Setup of raven:
Design clock, start of the top module:
module clock(
    input clk,
    input rst,
    input adjust, up, up_ten,
    input h24, world_clock,
    input usa, england, spain,
    input sw_stopwatch,
    input sw_timer,
    input sw_alarm_set,
    input btn_stp_start,
    input btn_stp_reset,
    input btn_alarm_toggle,
    input btn_alarm_stop,
    output [7:0] seg_data, seg_com, seg7,
    output am, pm,
    output led4, led6, led8, 
    output LCD_RS, LCD_RW, LCD_E,
    output [7:0] LCD_DATA,
    output [3:0] rgb_r,
    output piezo_out 
    );
    wire tick_1hz;
    wire [1:0] adjust_mode;
    wire [3:0] cur_h_ten, cur_h_one, cur_m_ten, cur_m_one, cur_s_ten, cur_s_one;
    wire [3:0] disp_h_ten, disp_h_one; 
    wire [3:0] stp_m10, stp_m1, stp_s10, stp_s1, stp_ms10, stp_ms1;
    wire [3:0] stp_run_m10, stp_run_m1, stp_run_s10, stp_run_s1, stp_run_ms10, stp_run_ms1;
    wire [3:0] stp_lap_m10, stp_lap_m1, stp_lap_s10, stp_lap_s1, stp_lap_ms10, stp_lap_ms1;
    wire [3:0] tm_m10, tm_m1, tm_s10, tm_s1;
    wire [3:0] tm_set_m10, tm_set_m1, tm_set_s10, tm_set_s1;
    wire timer_alarm_on; 
    wire [3:0] al_h10, al_h1, al_m10, al_m1;
    wire real_alarm_trig; 
    wire alarm_is_on;     
    reg [3:0] final_h_ten, final_h_one, final_m_ten, final_m_one, final_s_ten, final_s_one;
    clk_div u_clk_div( .clk(clk), .rst(rst), .tick_1hz(tick_1hz) );
    time_counter u_counter(
        .clk(clk), .rst(rst), .tick_1hz(tick_1hz),
        .adjust( adjust & ~sw_stopwatch & ~sw_timer & ~sw_alarm_set ), 
        .up(     up     & ~sw_stopwatch & ~sw_timer & ~sw_alarm_set ), 
        .up_ten( up_ten & ~sw_stopwatch & ~sw_timer & ~sw_alarm_set ),
        .cur_h_ten(cur_h_ten), .cur_h_one(cur_h_one),
        .cur_m_ten(cur_m_ten), .cur_m_one(cur_m_one),
  ...
Settings: LEC_CHECK=0, ABC_AREA=1, CAP_MARGIN=20, CORE_MARGIN=2, CORE_UTILIZATION=72, CTS_CLUSTER_DIAMETER=218, CTS_CLUSTER_SIZE=14, HOLD_SLACK_MARGIN=-0.08, PLACE_DENSITY_LB_ADDON=0.28, SETUP_SLACK_MARGIN=1.63, SLEW_MARGIN=20; clock period 12.7 ns.
run.sh (not shown) runs the stock make flow with config.mk's settings and CLKGATE_MAP_FILE=.
raven completed end to end; final checks failed (negative setup slack).
### raven -> harbor
Settings: clearing SETUP_SLACK_MARGIN, which used to be 1.63; swapping 72 for 10 in CORE_UTILIZATION; clearing ABC_AREA, which used to be 1; clearing CTS_CLUSTER_DIAMETER, which used to be 218; clearing HOLD_SLACK_MARGIN, which used to be -0.08; clearing PLACE_DENSITY_LB_ADDON, which used to be 0.28; clearing CTS_CLUSTER_SIZE, which used to be 14; swapping 12.7 for 22.0 in the clock period (ns, I/O delays scaled along).
Findings:
Both conditions hold for harbor: the flow ran to the end and the final layout passed the timing, DRC and antenna checks. Against raven, harbor reports a first-pass GRT wire length that is lower. harbor vs raven on area added between synthesis and finish: harbor is the higher one. Going from raven to harbor, final sum of negative setup slack grows by 3.50 ns. Compared to raven, harbor was floorplanned on a bigger die. Diff raven -> harbor: netlist area before placement held steady, share of cell area taken by flip-flops and latches shrank by 1.9 points, hold slack held steady, area of all placed cells without fillers grew by 6.3%. The lower post-synthesis mux area share came out of raven. For final antenna-violating net count, harbor and raven come out practically identical.
Edits applied to the flow inputs when going from harbor to violet:
Settings: SETUP_SLACK_MARGIN now 1.63, previously not set; CTS_CLUSTER_DIAMETER now 218, previously not set; CORE_UTILIZATION now 71, was 10; CTS_CLUSTER_SIZE now 22, previously not set; the clock period (ns, I/O delays scaled along) now 13.5, was 22.0.
## What came out
On final sequential cell count, harbor and violet are neck and neck. Relative to harbor, horizontal die size has gone down in violet. Diff harbor -> violet: maximum clock skew at final layout increased by 0.021 ns relative to the old numbers; routed length on met1 shows a reduction of about 16%. Comparing harbor and violet, the higher fraction of standard cell area that is sequential is on violet. Per the comparison of violet with harbor, largest net degree at the start of global routing grew by 37, routed wire length grew by 8.3%, total number of placement rows shrank by 105.
For nickel, these inputs were changed with respect to violet:
Settings: CTS_CLUSTER_DIAMETER removed (was 218); SETUP_SLACK_MARGIN removed (was 1.63); CORE_UTILIZATION changed from 71 to 52; CTS_CLUSTER_SIZE removed (was 22); the clock period (ns, I/O delays scaled along) changed from 13.5 to 11.3.
In nickel the implementation ran to completion but is not tape-out ready, as the final checks report negative setup slack.
Taking violet over nickel, the overall die height ratio works out to 0.859.
Changes observed in nickel relative to violet: layout overhead on the synthesized area rose 11 points; worst hold slack lower; mean routed wirelength per cell went down about 20%; register-to-register path setup slack fell by 2.14 ns.
nickel: total vias in the final route 1720 below violet
Relative to violet, summed negative setup slack over all endpoints has gone down in nickel.

---

== run 1 ==
clock again, from the RTL that the note above started with.
make LEC_CHECK=0 CAP_MARGIN=20 CORE_ASPECT_RATIO=0.99 CORE_MARGIN=5 CORE_UTILIZATION=42 GPL_ROUTABILITY_DRIVEN=0 SLEW_MARGIN=20 TNS_END_PERCENT=65 finish   # period 13.5 ns
Relative to run 1, the following input files were edited for run 2:
- CTS_CLUSTER_SIZE: unset -> 22
- GPL_ROUTABILITY_DRIVEN: 0 -> unset
- CORE_UTILIZATION: 42 -> 72
- CORE_ASPECT_RATIO: 0.99 -> unset
- CORE_MARGIN: 5 -> 2
- TNS_END_PERCENT: 65 -> unset
- the clock period (ns, I/O delays scaled along): 13.5 -> 11.7
Results
Summary of run 1 and run 2: one run falls short of a clean finish, namely run 2. Run 2 had finished all stages when the layout checks came back failing, citing setup timing. Higher share of the final layout cell area in multi-input gates among run 1 and run 2: run 1. The met2 usage number comes out lower for run 1 vs run 2. Die size (run 2 vs. run 1) decreases by more than a quarter. Run 1 -> run 2: worst hold path depth delta 0, exact match. Diff run 1 and run 2: total placed instance area higher in run 2. In the metrics for run 1 and run 2, the one carrying the lower post-cts resize count is run 1.
The inputs of run 3 differ from those of run 2 as listed below.
- changing CORE_UTILIZATION from 72 to 40
- setting SETUP_SLACK_MARGIN to 2.99 for the first time
- removing CTS_CLUSTER_SIZE (formerly 22)
- changing the clock period (ns, I/O delays scaled along) from 11.7 to 18.6
--- outcome ---
- Cmp run 3 and run 2 / number of global-route vias before repair / higher: run 2
- Run 3 | stages: all done | timing, DRC, antenna: all pass
- [run 3] number of buffers and inverters on the critical path fell 1 relative to run 2
- In run 3 relative to run 2, cell count had gone up slightly.
- Run 2 vs run 3, end point of the critical path: seg_data[3] vs seg_data[0]
- Measured against run 3, the row count of run 2 comes out at 0.74 times the reference value.
- Compare run 3 and run 2 | final area higher: run 2
- Diff run 2 -> run 3: met2 track demand over resource shows a reduction of 42 points, growth of design area from synthesis to finish now smaller.
[inputs] run 4 vs run 3
- SETUP_SLACK_MARGIN: 2.99 -> unset
- the clock period (ns, I/O delays scaled along): 18.6 -> 20.0
- Count of clock-net buffers in the final layout (run 4 vs. run 3) decreases by a few percent
- First-iteration DRC count on run 4 is up relative to run 3.
- Reported for run 4 and run 3, cell count after synthesis turned out identical to the last digit.
- Per-cell routed wire length ended up 0.68% lower on run 4 than on run 3.
- Going from run 3 to run 4, area growth from synthesis to layout shrinks by 2.4 points.
- Compared to run 3, run 4 shows a narrower setup margin.
- Compared with run 3, run 4 shows non-filler instance count after layout lower by 0.88%.
- Run 4 has post-route worst hold slack above what run 3 had.
- Sort run 4 and run 3 by buffer share of cell area, descending, and run 3 comes first.
- Run 4 ended with less routed wire length than run 3.
Input-level comparison between run 5 and run 4:
- setting ABC_AREA to 1 for the first time
- setting SETUP_SLACK_MARGIN to 2.39 for the first time
- changing CORE_UTILIZATION from 40 to 71
- setting PLACE_DENSITY_LB_ADDON to 0.27 for the first time
- changing the clock period (ns, I/O delays scaled along) from 20.0 to 17.7
[summary]
Non-clock buffer area fraction after layout | run 5 above run 4. Area taken by flip-flops and latches: run 4 vs run 5 — no meaningful difference. Comparing cell depth of the worst setup path for run 5 and run 4, the bigger number came from run 5. Going from run 4 to run 5, number of slew-limit violations in the final report about even; post-route fraction of the period consumed by the critical path fell 7.8 points; tap cell instance count fell 298; final cell count rose about 6.5%; clock-buffer cell count fell 12%. Run 4 → run 5: highest net fanout along the worst path now sits lower, cell area reported after detailed placement lower.
